==> flow/design.v (excerpt) <==
module bridge_top(hclk,hresetn,hwrite,haddr,hwdata,hreadyin,htrans,prdata,pwrite,penable,psel,paddr,pwdata,hrdata,hr_readyout,hresp);
Settings: LEC_CHECK=0, ABC_AREA=1, CAP_MARGIN=20, CORE_MARGIN=2, CORE_UTILIZATION=64, CTS_CLUSTER_SIZE=100, SLEW_MARGIN=20; clock period 3.03 ns.
run.sh (not shown) runs the stock make flow with config.mk's settings and CLKGATE_MAP_FILE=.
The baseline completed with no timing, DRC or antenna violations.
Change:
- ABC_AREA: 1 -> default
- CORE_UTILIZATION: 64 -> 72
- CTS_CLUSTER_DIAMETER: default -> 105
- CTS_CLUSTER_SIZE: 100 -> default
- clock period: 3.03 -> 1.98 ns (I/O delays scaled with it)
Effect: With this change the flow produced a layout that fails on setup timing; setup slack degrades by 0.68 ns; synthesized area falls by about 6%; combinational power came out higher by 75%; final cell count falls by 28%; sequential power goes up by 54%; first-iteration DRC count climbs by 63%; routed wire length grows by about 16%; core utilization climbs by 17 points; non-clock buffer count goes up by 111; total power increases by 52%; final area came out higher by 0.51%.
Change:
- CAP_MARGIN: 20 -> 10
- CORE_ASPECT_RATIO: default -> 0.58
- CORE_UTILIZATION: 72 -> 29
- CTS_CLUSTER_DIAMETER: 105 -> default
- CTS_CLUSTER_SIZE: default -> 13
- GPL_ROUTABILITY_DRIVEN: default -> 0
- PLACE_DENSITY: default -> 0.88
- SLEW_MARGIN: 20 -> 40
- TNS_END_PERCENT: default -> 35
- clock period: 1.98 -> 4.0 ns (I/O delays scaled with it)
=>
- With this change the flow produced a clean layout
- combinational power decreases by about 60%
- cell area goes down by about 5%
- maximum frequency went down by about 28%
- register-to-register slack improved by 1.2 ns
- first-iteration DRC count decreases by 49%
- setup slack gets better by 1.2 ns
- total power is lower by 51%
- sequential share of layout area rises by 1.7 points
- synthesized area does not change
Change:
- CAP_MARGIN: 10 -> 20
- CORE_ASPECT_RATIO: 0.58 -> default
- CORE_UTILIZATION: 29 -> 66
- CTS_CLUSTER_SIZE: 13 -> default
- GPL_ROUTABILITY_DRIVEN: 0 -> default
- PLACE_DENSITY: 0.88 -> default
- SLEW_MARGIN: 40 -> 20
- TNS_END_PERCENT: 35 -> default
- clock period: 4.0 -> 2.45 ns (I/O delays scaled with it)
=> The new run went through all stages and came out clean. Power climbs by 59%. Core utilization climbs by 44 points. Worst setup slack got worse by 1.0 ns. Non-clock buffer count climbs by 42. Final area drops by 0.77%. First-iteration DRC count climbs by 1.7%.

Starting RTL as in the previous note.
clock: 3.16 ns
lec_check: 0
cap_margin: 15
core_margin: 2
core_utilization: 72
setup_slack_margin: 0.24
slew_margin: 20
Next try:
--- a/flow/config.mk
+++ b/flow/config.mk
@@ -6,7 +6,6 @@
 export NUM_CORES = 4
 export LEC_CHECK = 0
-export CAP_MARGIN = 15
+export CAP_MARGIN = 20
 export CORE_MARGIN = 2
-export CORE_UTILIZATION = 72
-export SETUP_SLACK_MARGIN = 0.24
+export CORE_UTILIZATION = 15
 export SLEW_MARGIN = 20
==> flow/constraint.sdc (replaced) <==
create_clock -name core_clock -period 6.13 [get_ports {hclk}]
set_input_delay 1.2260 -clock core_clock [delete_from_list [all_inputs] [get_ports {hclk}]]
set_output_delay 1.2260 -clock core_clock [all_outputs]
set_load 0.01 [all_outputs]
After rerunning:
- combinational power shrinks by 49%
- clock-buffer cell count grows by 6
- first-iteration DRC count shrinks by 23%
- clock power shrinks by 45%
- hold slack loses 6.7 ps
Next try:
--- a/flow/config.mk
+++ b/flow/config.mk
@@ -8,4 +8,4 @@
 export CAP_MARGIN = 20
 export CORE_MARGIN = 2
-export CORE_UTILIZATION = 15
+export CORE_UTILIZATION = 40
 export SLEW_MARGIN = 20
==> flow/constraint.sdc (replaced) <==
create_clock -name core_clock -period 3.05 [get_ports {hclk}]
set_input_delay 0.6100 -clock core_clock [delete_from_list [all_inputs] [get_ports {hclk}]]
set_output_delay 0.6100 -clock core_clock [all_outputs]
set_load 0.01 [all_outputs]
Result:
- routed wire length is lower by 12%
- synthesized cell count stays the same
- design area falls by 3.3%
- final cell count came out lower by 25%
- flip-flop count stays the same
- worst hold slack is better by 4.3 ps
- count of clock-buffer cells in the layout went down by 2

Starting RTL as in the previous note.
Settings: LEC_CHECK=0, CAP_MARGIN=10, CORE_ASPECT_RATIO=0.58, CORE_MARGIN=2, CORE_UTILIZATION=29, GPL_ROUTABILITY_DRIVEN=0, SLEW_MARGIN=20, TNS_END_PERCENT=35; clock period 4.0 ns.
The starting point passed the timing, design-rule and antenna checks.
Rerun with:
Settings changed: CAP_MARGIN 10 to 20, CORE_ASPECT_RATIO 0.58 to default, CORE_UTILIZATION 29 to 70, CTS_CLUSTER_SIZE from default to 37, GPL_ROUTABILITY_DRIVEN 0 to default, TNS_END_PERCENT 35 to default.
Clock period 4.0 ns to 1.7 ns, I/O delays scaled along.
What happened: The new run ran to the end with violations: negative setup slack; utilization increases by 59 points; cell area increases by 11%; register-to-register slack got worse by 1.1 ns; die size decreases by 58%; worst hold slack got worse by 0.32 ns; setup slack got worse by 1.1 ns; total power increases by 140%.
Rerun with:
Settings changed: CAP_MARGIN 20 to 15, CORE_UTILIZATION 70 to 72, CTS_CLUSTER_SIZE 37 to default.
Clock period 1.7 ns to 2.36 ns, I/O delays scaled along.
After rerunning: Now the flow passed the timing, design-rule and antenna checks; cell count shrinks by 6.1%; final area shrinks by 11%; worst hold slack improved by 0.18 ns; first-iteration DRC count shrinks by about 40%; sequential power shrinks by 28%; combinational power shrinks by 45%; via count shrinks by about 17%.
Rerun with:
Settings changed: CAP_MARGIN 15 to 20, CORE_UTILIZATION 72 to 64.
Clock period 2.36 ns to 4.74 ns, I/O delays scaled along.
After rerunning: Wire length went down by 6.9%. Hold slack is better by 0.14 ns. Clock power went down by 45%. Setup slack is better by 1.4 ns. Die area went up by 12%. Sequential cell count is unchanged.
Rerun with:
Settings changed: CAP_MARGIN 20 to 15, CORE_UTILIZATION 64 to 67, CTS_CLUSTER_DIAMETER from default to 238, GPL_ROUTABILITY_DRIVEN from default to 1, MAX_ROUTING_LAYER from default to met4.
Clock period 4.74 ns to 1.89 ns, I/O delays scaled along.
After rerunning:
- The changed run completed and failed the layout checks on negative setup slack
- setup slack is worse by 1.6 ns
- non-clock buffer count went up by 135
- worst hold slack is worse by 0.35 ns
- die size went down by 4.4%
- area after synthesis stays the same
- core utilization went up by 13 points
- power went up to 2.5 times its value
- final area went up by 11%
Rerun with:
Settings changed: ABC_AREA from default to 1, CAP_MARGIN 15 to 20, CORE_UTILIZATION 67 to 72, CTS_CLUSTER_DIAMETER 238 to default, GPL_ROUTABILITY_DRIVEN 1 to default, MAX_ROUTING_LAYER met4 to default, PLACE_DENSITY from default to 0.38, TNS_END_PERCENT from default to 10.
Clock period 1.89 ns to 3.6 ns, I/O delays scaled along.
With this change the flow completed without violations.
Critical path depth went up by 5.
Register-to-register slack improves by 1.1 ns.
Combinational power fell by well over a third.
Routed wire length fell slightly.
Power is estimated from default activity; no workload was simulated.
